// conv_mac
module conv_mac (
    input         clk,
    input         rst,           
    input         in_valid,
    input  [31:0] OperandA,      
    input  [31:0] OperandB,      
    input  [7:0]  kernel_size,
    output        out_valid,
    output [31:0] result
);
clock: 43.3 ns
lec_check: 0
abc_area: 1
cap_margin: 20
cell_pad_in_sites_detail_placement: 2
core_margin: 2
core_utilization: 62
cts_cluster_diameter: 53
gpl_timing_driven: 0
min_routing_layer: met2
slew_margin: 0
tns_end_percent: 65
run.sh (not shown) runs the stock make flow with config.mk's settings and CLKGATE_MAP_FILE=.
The baseline never finished: it broke off in 3_5_place_dp on DPL-0033.
Edit:
- ABC_AREA: 1 -> default
- CELL_PAD_IN_SITES_DETAIL_PLACEMENT: 2 -> default
- CORE_UTILIZATION: 62 -> 66
- CTS_CLUSTER_DIAMETER: 53 -> default
- CTS_CLUSTER_SIZE: default -> 60
- GPL_TIMING_DRIVEN: 0 -> default
- MIN_ROUTING_LAYER: met2 -> default
- SLEW_MARGIN: 0 -> 20
- TNS_END_PERCENT: 65 -> default
- clock period: 43.3 -> 37.4 ns (I/O delays scaled with it)
Outcome: Now the flow completed without violations. Area after synthesis fell by 3.6%. Die size came out lower by 9.3%. Synthesized cell count came out lower by 20%.
Edit:
- CORE_UTILIZATION: 66 -> 55
- CTS_CLUSTER_SIZE: 60 -> default
- clock period: 37.4 -> 43.0 ns (I/O delays scaled with it)
Final cell count went down by 0.69%.
Non-clock buffer count came out lower by 225.
Die size grows by about 20%.
Edit:
- ABC_AREA: default -> 1
- CORE_UTILIZATION: 55 -> 69
- CTS_CLUSTER_DIAMETER: default -> 241
- CTS_CLUSTER_SIZE: default -> 98
- SETUP_SLACK_MARGIN: default -> -1.81
- clock period: 43.0 -> 36.7 ns (I/O delays scaled with it)
Outcome: The changed run produced a layout that fails on setup timing. Design area goes up by about 8%. Sequential share of layout area goes down by 0.20 points.
Edit:
- CORE_UTILIZATION: 69 -> 72
- CTS_CLUSTER_DIAMETER: 241 -> 215
- CTS_CLUSTER_SIZE: 98 -> 60
- PLACE_DENSITY: default -> 0.35
- SETUP_SLACK_MARGIN: -1.81 -> 2.44
- clock period: 36.7 -> 37.4 ns (I/O delays scaled with it)
With this change the flow aborted during 5_1_grt.
Synthesized area is unchanged.
Die size falls by 4.1%.
Synthesized cell count is unchanged.
Edit:
- CORE_UTILIZATION: 72 -> 69
- CTS_CLUSTER_DIAMETER: 215 -> default
- CTS_CLUSTER_SIZE: 60 -> default
- PLACE_DENSITY: 0.35 -> 0.43
- SETUP_SLACK_MARGIN: 2.44 -> default
- clock period: 37.4 -> 52.4 ns (I/O delays scaled with it)
Outcome: With this change the flow produced a clean layout; area after synthesis does not change; synthesized cell count does not change; die size goes up by 4.3%.

## build 45
The RTL this note starts from:
==> flow/design.v <==
module floating_Mult(
    input               clk, 
    input               rst,
    input       [31:0]  OperandA,
    input       [31:0]  OperandB,
    input               in_valid,
    output              zero_exponent,  
    output              Exception,  
    output              NaN,  
    output reg          out_valid,
    output reg  [31:0]  out
);
    reg sign_out;
    reg normalize;  
    reg [7:0] Exponent_out;
    reg [22:0] Mantissa_out;
    reg [23:0] OperandA_reg, OperandB_reg;  
    reg [47:0] Mantissa_product;
    localparam BIAS = 127;
    always @(*) begin
        out = 32'b0;
        out_valid = 1'b0;
        sign_out = 1'b0;
        normalize = 1'b0;
        Exponent_out = 8'b0;
        Mantissa_out = 23'b0;
        OperandA_reg = 24'b0;
        OperandB_reg = 24'b0;
        Mantissa_product = 48'b0;
        if(~rst) begin
            out = 32'b0;
            out_valid = 1'b0;
        end
        else if(in_valid) begin 
            sign_out = OperandA[31] ^ OperandB[31];
       		OperandA_reg = (|OperandA[30:23]) ? {1'b1, OperandA[22:0]} : {1'b0, OperandA[22:0]};
            OperandB_reg = (|OperandB[30:23]) ? {1'b1, OperandB[22:0]} : {1'b0, OperandB[22:0]};
            Mantissa_product = OperandA_reg * OperandB_reg;
            normalize = Mantissa_product[47];  
            if(~normalize && ~zero_exponent) begin
      			Mantissa_product = Mantissa_product << 1 ;
      			Mantissa_out = Mantissa_product[46:24] + Mantissa_product[23] ;  
      			normalize = Mantissa_product[47];
      			Exponent_out = (OperandA[30:23] + OperandB[30:23] - BIAS);
    		end
  			else begin
  				Mantissa_out = Mantissa_product [46:24];  
  				Exponent_out = (OperandA[30:23] + OperandB[30:23] - BIAS) + normalize;
  			end
            if (zero_exponent) begin
                out = 32'b0;
                out_valid = 1'b1;
            end
            else if(NaN) begin
                out = {sign_out,8'b1111_1111, 23'b111_1111_1111_1111_1111_1111};
                out_valid = 1'b1;
            end
            else if(Exception) begin
                out = {sign_out,8'b1111_1111,23'b0};
                out_valid = 1'b1;
            end
            else if (normalize) begin
                out = {sign_out, Exponent_out, Mantissa_out};
                out_valid = 1'b1;
            end
        end
        else begin  
            out = 32'b0;
            out_valid = 1'b0;
        end
    end
    assign Exception = ( ( (&OperandA[30:23]) && (OperandA[22:0] == 0) )   || ( (&OperandB[30:23]) && (OperandB[22:0] == 0) ) ) ? 1'b1 : 1'b0;
    assign zero_exponent = ((OperandA[30:23] == 0) | (OperandB[30:23] == 0)) ? 1'b1 : 1'b0;
    assign NaN =( ( (OperandA[30:23] == 8'b1111_1111) && (OperandA [22:0] != 23'b0) ) || ( (OperandB[30:23] == 8'b1111_1111) && (OperandB [22:0] != 23'b0) ) ) ? 1 : 0; 
endmodule
module Adder(
    input               clk,
    input               rst,
    input       [31:0]  OperandA,
    input       [31:0]  OperandB,
    input               in_valid,
    output              Exception,  
    output              zero_exponent,
    output              NaN,
    output reg out_valid,
output reg [31:0] out
    );
reg signA;
reg [23:0] mantissaA;
reg [7:0] expA;
reg signB;
reg [23:0] mantissaB;
reg [7:0] expB, expB_new;
reg [24:0] mantissa_sum;
reg [23:0] mantissaB_shift;
reg sign_out;
reg [7:0] exp_out;
reg [22:0] mantissa_out;
reg [8:0] Diff_exponent;  
integer norm_i;
always @(*) begin
    out = 32'b0;
    out_valid = 1'b0;
    expB_new = 8'b0;
    mantissa_sum = 25'b0;
    mantissaB_shift = 24'b0;
    sign_out = 1'b0;
    exp_out = 8'b0;
    mantissa_out = 23'b0;
    Diff_exponent = 9'b0;
    signA = OperandA [31];
    expA = OperandA [30:23];
    mantissaA = (|OperandA[30:23]) ? {1'b1, OperandA[22:0]} : {1'b0, OperandA[22:0]};
    signB = OperandB [31];
    expB = OperandB [30:23];
    mantissaB = (|OperandB[30:23]) ? {1'b1, OperandB[22:0]} : {1'b0, OperandB[22:0]};
    if (~rst) begin
        out = 32'b0;
        out_valid = 1'b0;
    end
    else if(in_valid) begin
       if (expA < expB) begin
            {signA, expA, mantissaA, signB, expB, mantissaB} = {signB, expB, mantissaB, signA, expA, mantissaA};
        end
        Diff_exponent = expA - expB ;
        expB_new = expB + Diff_exponent ;
        mantissaB_shift = (Diff_exponent > 0) ? mantissaB >> Diff_exponent : mantissaB ;
        exp_out = expA;
        if(signA == signB) begin
            mantissa_sum = mantissaA + mantissaB_shift;
            sign_out = signA;
        end
        else begin
        if(mantissaA >= mantissaB_shift) begin
            mantissa_sum = mantissaA - mantissaB_shift;
            sign_out = signA;
        end
        else begin
            mantissa_sum = mantissaB_shift - mantissaA;
            sign_out = signB ;
        end
        end
        if(mantissa_sum[24]) begin
            mantissa_sum = mantissa_sum >> 1;  
            exp_out = exp_out + 1 ;
        end 
        for (norm_i = 0; norm_i < 24; norm_i = norm_i + 1)
            if (~ mantissa_sum[23] & (|mantissa_sum) )
            begin
            mantissa_sum = mantissa_sum << 1;
            exp_out = exp_out - 1;
            end
        mantissa_out = mantissa_sum[22:0];
         if(NaN) begin
            out = {sign_out,8'b1111_1111, 23'b111_1111_1111_1111_1111_1111};
            out_valid = 1'b1;
        end
        else if(Exception) begin
            out = {sign_out,8'b1111_1111,23'b0};
            out_valid = 1'b1;
        end
        else begin
            out = {sign_out, exp_out, mantissa_out};
            out_valid = 1'b1;
        end
    end
    else begin
        out_valid = 1'b0;
    end
end
assign NaN =( ( (OperandA[30:23] == 8'b1111_1111) && (OperandA [22:0] != 23'b0) ) || ( (OperandB[30:23] == 8'b1111_1111) && (OperandB [22:0] != 23'b0) ) ) ? 1 : 0;
assign Exception = ( ( (&OperandA[30:23]) && (OperandA[22:0] == 0) )   || ( (&OperandB[30:23]) && (OperandB[22:0] == 0) ) ) ? 1'b1 : 1'b0;
endmodule 
module Accumulator(
    input               clk, 
    input               rst,
    input    [31:0]     IN1,
    input               in_valid,
    input [7:0]         kernel_size,
    output reg [31:0]   Accumulator,
    output reg              output_valid
    );
wire [31:0] out;
wire [15:0] counter_tmp;
reg  [15:0] counter ;
assign counter_tmp = kernel_size*kernel_size;
always @(posedge clk or negedge rst) begin
    if(~rst) begin
        Accumulator <= 0;
        output_valid <= 0;
        counter <= 0;
    end
    else if (in_valid) begin
      counter <= counter + 1 ;
        if (counter == counter_tmp-1)
          begin
            counter <= 0;
            output_valid <= 1;
            Accumulator <= (counter == 0) ? IN1 : out;  
          end
        else if (counter == 0)begin
          Accumulator <= IN1;  
          output_valid <= 0;
        end
       else
         begin
        Accumulator <= out;
        output_valid <= 0;
         end
    end
    else begin
      Accumulator <= Accumulator;  
      output_valid <= 0;
      end
end
        Adder add_inst(
            .clk(clk),
            .rst(rst),
            .OperandA(IN1),
            .OperandB(Accumulator),
            .in_valid(in_valid),
            .Exception(),
            .zero_exponent(),
            .NaN(),
            .out_valid(),
            .out(out)
        );
endmodule 
module conv_mac (
    input         clk,
    input         rst,           
    input         in_valid,
    input  [31:0] OperandA,      
    input  [31:0] OperandB,      
    input  [7:0]  kernel_size,
    output        out_valid,
    output [31:0] result
);
wire        acc_en;
wire [31:0] mult_result;
floating_Mult multiplier(
    .clk(clk),
    .rst(rst),
    .OperandA(OperandA),
    .OperandB(OperandB),
    .in_valid(in_valid),
    .zero_exponent(),
    .Exception(),
    .NaN(),
    .out_valid(acc_en),
    .out(mult_result)
);
Accumulator accumulator(
    .clk(clk),
    .rst(rst),
    .IN1(mult_result),
    .in_valid(acc_en),
    .Accumulator(result),
    .output_valid(out_valid),
    .kernel_size(kernel_size)
);
endmodule
make LEC_CHECK=0 ABC_AREA=1 CAP_MARGIN=20 CELL_PAD_IN_SITES_DETAIL_PLACEMENT=0 CELL_PAD_IN_SITES_GLOBAL_PLACEMENT=2 CORE_ASPECT_RATIO=0.72 CORE_MARGIN=2 CORE_UTILIZATION=21 CTS_CLUSTER_DIAMETER=336 CTS_CLUSTER_SIZE=99 GPL_ROUTABILITY_DRIVEN=0 MAX_ROUTING_LAYER=met4 MIN_ROUTING_LAYER=met1 PLACE_DENSITY_LB_ADDON=0.3 SLEW_MARGIN=20 TNS_END_PERCENT=5 finish   # period 74.6 ns
The flow did not stop early for build 45: all stages ran, and the layout cleared the timing, DRC and antenna checks.
Input-level comparison between build 23 and build 45:
--- a/flow/config.mk
+++ b/flow/config.mk
@@ -9 +9 @@
-export CAP_MARGIN = 20
+export CAP_MARGIN = 15
@@ -12 +12 @@
-export CORE_ASPECT_RATIO = 0.72
+export CORE_ASPECT_RATIO = 0.7
@@ -14 +14 @@
-export CORE_UTILIZATION = 21
+export CORE_UTILIZATION = 40
@@ -17 +16,0 @@
-export GPL_ROUTABILITY_DRIVEN = 0
@@ -22 +21 @@
-export TNS_END_PERCENT = 5
+export TNS_END_PERCENT = 35
## What came out
Proportion of cell area spent on the clock network: build 23 vs build 45, no meaningful difference
From build 45 to build 23, maximum buffer depth of the clock tree did not move at all.
Higher detailed-routing wirelength on met1 among build 45 and build 23: build 45
### build 23 -> build 33
--- a/flow/config.mk
+++ b/flow/config.mk
@@ -8 +8 @@
-export ABC_AREA = 1
+export ABC_AREA = 0
@@ -12 +11,0 @@
-export CORE_ASPECT_RATIO = 0.7
@@ -14 +13 @@
-export CORE_UTILIZATION = 40
+export CORE_UTILIZATION = 43
Results
Timing, DRC, antenna: 0 failures across build 33 and build 23
Row met3 wirelength from detailed routing: build 33 lower / build 23 higher
Build 33 has more setup slack than build 23.
Between build 33 and build 23, it is build 33 whose final weighted congestion in routability-driven placement is higher, by 7.4%.
Build 33 vs build 23: wire length of the first global-routing pass up slightly
Comparing build 33 and build 23, number of core rows is lower on build 23.
Area of the die: build 33 and build 23 compared, lower one is build 33
Against build 23, build 33 comes in 1 higher on count of TritonRoute iterations in the first routing pass.
~same sequential share of cell area in build 33 and build 23
Relative to build 33, the following input files were edited for build 13:
==> flow/config.mk <==
export PLATFORM = sky130hd
export DESIGN_NAME = conv_mac
export DESIGN_NICKNAME = conv_mac
export VERILOG_FILES = /design/flow/design.v
export SDC_FILE = /design/flow/constraint.sdc
export NUM_CORES = 4
export LEC_CHECK = 0
export ABC_AREA = 1
export CAP_MARGIN = 20
export CORE_MARGIN = 2
export CORE_UTILIZATION = 45
export SLEW_MARGIN = 20
==> flow/constraint.sdc <==
create_clock -name core_clock -period 33.0 [get_ports {clk}]
set_input_delay 6.6000 -clock core_clock [delete_from_list [all_inputs] [get_ports {clk}]]
set_output_delay 6.6000 -clock core_clock [all_outputs]
set_load 0.01 [all_outputs]
--- outcome ---
- No crash in build 13: every stage finished, but the layout fails its final checks due to negative setup slack.
- NOTE multi-input gate area in the final layout build 33->build 13 increased by a little under 10%
- | wire length | lower: build 33 |
- sky130_fd_sc_hd__clkdlybuf4s50_1 as the critical-path cell with the highest stage delay was reported by build 33, and sky130_fd_sc_hd__or4_4 by build 13.
- [build 13] instance count on the critical path rose 96 relative to build 33
- Via count was higher in build 13 than in build 33.
- Changes observed in build 13 relative to build 33: number of instances in the synthesized netlist grew by about 25%, biggest cell delay along the critical path went down.
